Setup of before:
// mult16_top
module mult16_top (
  input         clk,
  input  [15:0] a,
  input  [15:0] b,
  output [31:0] p
);
For scale: roughly 670 cells after synthesis, ~65 I/O pins.
clock: 16.5 ns
lec_check: 0
cap_margin: 30
cell_pad_in_sites_global_placement: 3
core_aspect_ratio: 0.77
core_margin: 2
core_utilization: 50
cts_cluster_size: 13
gpl_routability_driven: 0
max_routing_layer: met4
place_density: 0.91
slew_margin: 20
tns_end_percent: 60
run.sh (not shown) runs the stock make flow with config.mk's settings and CLKGATE_MAP_FILE=.
Relative to before, the following input files were edited for after:
Settings: clearing CTS_CLUSTER_SIZE, which used to be 13; clearing CORE_ASPECT_RATIO, which used to be 0.77; clearing GPL_ROUTABILITY_DRIVEN, which used to be 0; clearing PLACE_DENSITY, which used to be 0.91; putting SETUP_SLACK_MARGIN at 4.38 where nothing was set; putting PLACE_DENSITY_LB_ADDON at 0.26 where nothing was set; clearing CELL_PAD_IN_SITES_GLOBAL_PLACEMENT, which used to be 3; clearing TNS_END_PERCENT, which used to be 60; putting MIN_ROUTING_LAYER at met2 where nothing was set; swapping 30 for 25 in CAP_MARGIN; swapping 16.5 for 15.0 in the clock period (ns, I/O delays scaled along).
Results
- Layout checks on after: not met. Flow itself completed; violations: design-rule violations.
- after vs before, number of cell rows went up by 6.
- On minimum hold slack, the lower figure sits with before, not after.
- Delta (after minus before): number of buffers inserted for hold repair after clock tree synthesis now sits at about the same level, number of global-route vias before repair now sits higher, filler cell count in the final layout now sits lower, worst setup skew after layout now sits at about the same level.
- In terms of sequential share of layout area, before and after differ only marginally.
- In after relative to before, wire length after detailed routing had gone down slightly.
- after ended with more quantity of gates resized following cts than before.

* * *

## old
Starting RTL as in the previous note.
export LEC_CHECK = 0
export ABC_AREA = 1
export CAP_MARGIN = 40
export CELL_PAD_IN_SITES_DETAIL_PLACEMENT = 0
export CELL_PAD_IN_SITES_GLOBAL_PLACEMENT = 2
export CORE_ASPECT_RATIO = 1.44
export CORE_MARGIN = 3
export CORE_UTILIZATION = 59
export GPL_ROUTABILITY_DRIVEN = 1
export GPL_TIMING_DRIVEN = 0
export HOLD_SLACK_MARGIN = 0.13
export MAX_ROUTING_LAYER = met5
export MIN_ROUTING_LAYER = met2
export PLACE_DENSITY = 0.8
export SLEW_MARGIN = 20
create_clock -name core_clock -period 7.91 [get_ports {clk}]
Flow for old halted at global placement (3_3_place_gp), error code GPL-0301.
For new, these inputs were changed with respect to old:
- a deleted ABC_AREA that had been 1
- a change of CORE_UTILIZATION from 59 to 57
- a change of CORE_MARGIN from 3 to 2
- a deleted MIN_ROUTING_LAYER that had been met2
- a deleted MAX_ROUTING_LAYER that had been met5
- a change of CAP_MARGIN from 40 to 20
- a deleted CELL_PAD_IN_SITES_GLOBAL_PLACEMENT that had been 2
- a deleted CELL_PAD_IN_SITES_DETAIL_PLACEMENT that had been 0
- a deleted GPL_ROUTABILITY_DRIVEN that had been 1
- a deleted PLACE_DENSITY that had been 0.8
- a deleted CORE_ASPECT_RATIO that had been 1.44
- a deleted HOLD_SLACK_MARGIN that had been 0.13
- a deleted GPL_TIMING_DRIVEN that had been 0
- a change of the clock period (ns, I/O delays scaled along) from 7.91 to 7.89
### Flow results
- STATUS area of the core region: new loses against old
- STATUS run=new STAGES=ALL_DONE FINAL_CHECKS=FAILED CAUSE=negative setup slack
- For horizontal die size, dividing the value from new by the value from old gives 1.17.
- old -> new: synthesized cell count decreased by a little under 10%
- Summary of new over old: die area decreased by about 4% relative to the old numbers, per-instance average area after synthesis +0.49 µm², number of flops mapped to enable cells by yosys was more or less identical, unique cell type count in the Yosys netlist barely changed, area of the synthesized netlist per yosys stat shows a reduction of about 4%.
- Going from old to new, register area share after synthesis now larger, site row count now smaller.

* * *

mult16_top again, from the RTL that the note above started with.
Settings: LEC_CHECK=0, CAP_MARGIN=20, CORE_MARGIN=2, CORE_UTILIZATION=40, SETUP_SLACK_MARGIN=-1.48, SLEW_MARGIN=20, TNS_END_PERCENT=15; clock period 15.0 ns.
Edit:
--- a/flow/config.mk
+++ b/flow/config.mk
@@ -7,7 +7,8 @@
 export LEC_CHECK = 0
 export CAP_MARGIN = 20
+export CORE_ASPECT_RATIO = 0.5
 export CORE_MARGIN = 2
-export CORE_UTILIZATION = 40
-export SETUP_SLACK_MARGIN = -1.48
+export CORE_UTILIZATION = 63
+export SETUP_SLACK_MARGIN = -1.43
 export SLEW_MARGIN = 20
-export TNS_END_PERCENT = 15
+export TNS_END_PERCENT = 10
Utilization is higher by 26 points.
Cell area is lower slightly.
Edit:
==> flow/config.mk (replaced) <==
export PLATFORM = sky130hd
export DESIGN_NAME = mult16_top
export DESIGN_NICKNAME = mult16_top
export VERILOG_FILES = /design/flow/design.v
export SDC_FILE = /design/flow/constraint.sdc
export NUM_CORES = 4
export LEC_CHECK = 0
export ABC_AREA = 1
export CAP_MARGIN = 5
export CORE_ASPECT_RATIO = 0.5
export CORE_MARGIN = 2
export CORE_UTILIZATION = 58
export CTS_CLUSTER_DIAMETER = 328
export CTS_CLUSTER_SIZE = 98
export PLACE_DENSITY = 0.42
export SLEW_MARGIN = 20
export TNS_END_PERCENT = 5
The changed run passed the timing, design-rule and antenna checks.
Cell count goes up by 5.7%.
Area after synthesis goes up by 4.1%.
Sequential share of layout area barely changes.

* * *

== job 772 ==
mult16_top again, from the RTL that the note above started with.
clock: 15.0 ns
lec_check: 0
cap_margin: 40
cell_pad_in_sites_detail_placement: 2
cell_pad_in_sites_global_placement: 3
core_aspect_ratio: 0.72
core_margin: 8
core_utilization: 30
gpl_routability_driven: 0
max_routing_layer: met4
min_routing_layer: met2
place_density_lb_addon: 0.04
setup_slack_margin: 4.21
slew_margin: 0
tns_end_percent: 35
Job 772: full flow OK, the timing, design-rule and antenna checks passed
> inputs changed (job 772 -> job 5145)
Settings: swapping 8 for 2 in CORE_MARGIN; clearing MAX_ROUTING_LAYER, which used to be met4; clearing GPL_ROUTABILITY_DRIVEN, which used to be 0; swapping 30 for 40 in CORE_UTILIZATION; clearing MIN_ROUTING_LAYER, which used to be met2; clearing CELL_PAD_IN_SITES_DETAIL_PLACEMENT, which used to be 2; swapping 0.72 for 0.85 in CORE_ASPECT_RATIO; clearing TNS_END_PERCENT, which used to be 35; putting GPL_TIMING_DRIVEN at 0 where nothing was set; clearing PLACE_DENSITY_LB_ADDON, which used to be 0.04; swapping 40 for 20 in CAP_MARGIN; swapping 0 for 20 in SLEW_MARGIN; putting CTS_CLUSTER_DIAMETER at 54 where nothing was set; putting ABC_AREA at 1 where nothing was set; clearing SETUP_SLACK_MARGIN, which used to be 4.21.
- Job 5145: done, clean on timing, DRC and antenna
- On data arrival time of the critical path, the higher figure sits with job 5145, not job 772.
- Summed instance area of the synthesized netlist, job 772 and job 5145: higher on job 5145
- Changes observed in job 5145 relative to job 772: starting density of the core climbed 10 points, vias after detailed routing dropped about 18%.
- Note that the synthesized cell count recorded for job 5145 amounts to 1.09 times the value seen in job 772.
- Higher area added between synthesis and finish among job 772 and job 5145: job 5145
- Job 5145 vs job 772 on final area: job 5145 is the higher one.
- Minimum clock period on job 5145 is behind job 772.
- Number of setup buffers added after CTS was lower in the run labelled job 5145.
Input changes introduced in job 139 (baseline for comparison: job 5145):
Settings: CTS_CLUSTER_SIZE: unset -> 98; CAP_MARGIN: 20 -> 5; CTS_CLUSTER_DIAMETER: 54 -> 328; GPL_TIMING_DRIVEN: 0 -> unset; CORE_UTILIZATION: 40 -> 58; CELL_PAD_IN_SITES_GLOBAL_PLACEMENT: 3 -> unset; PLACE_DENSITY: unset -> 0.42; CORE_ASPECT_RATIO: 0.85 -> unset.
Findings:
Of job 139 and job 5145, the run reporting the lower starting density of the core was job 5145.
| wire length after detailed routing | job 139 vs job 5145 | better |
In summary, job 139 completed successfully, with a layout that passed the timing, design-rule and antenna checks.
Comparing job 139 against job 5145, there is no change at all in synthesized cell count.
## Diff of input files: job 3817 against job 139
Settings: a change of CORE_UTILIZATION from 58 to 40; a deleted CTS_CLUSTER_DIAMETER that had been 328; an added CORE_ASPECT_RATIO of 0.85; a deleted CTS_CLUSTER_SIZE that had been 98; an added GPL_TIMING_DRIVEN of 0; a deleted PLACE_DENSITY that had been 0.42; a change of CAP_MARGIN from 5 to 20; a deleted ABC_AREA that had been 1.
### Flow results
- Job 3817 ran to completion and came out clean on the timing, design-rule and antenna checks.
- In the flow results for job 139 and job 3817, the transition time of the tightest slew-check pin is larger on job 139.
- Compared job 3817 vs job 139, and final setup slack of the worst path is up in job 3817.
- [compare] base=job 139 new=job 3817: final area rose 5.8%; cell total after placement rose 69.
- Job 3817 ended up with a higher tap cell instance count than job 139 did.
- Going from job 139 to job 3817, growth of design area from synthesis to finish grows by 11 points.
- Fmax of job 3817 is on par with job 139.
Input-level comparison between job 7772 and job 3817:
Settings: GPL_TIMING_DRIVEN no longer set, was 0; CTS_CLUSTER_DIAMETER now 169, previously not set; CORE_ASPECT_RATIO no longer set, was 0.85; PLACE_DENSITY now 0.42, previously not set; CTS_CLUSTER_SIZE now 98, previously not set; ABC_AREA now 0, previously not set; CORE_UTILIZATION now 47, was 40; CAP_MARGIN now 5, was 20.
## What came out
The run with more setup slack is job 3817; job 7772 has less.
Job 7772 vs. job 3817: wire length reported by the detailed router decreased 2000 um.
Job 7772 completed; timing, DRC and antenna clean
Diff job 3817 -> job 7772: total half-perimeter wirelength after legalization and detailed placement now sits lower; share of the cycle needed by the critical path after routing now sits higher; post-synthesis simple-gate area fraction now sits at about the same level.
Against job 3817, smallest hold slack in job 7772 came out better.
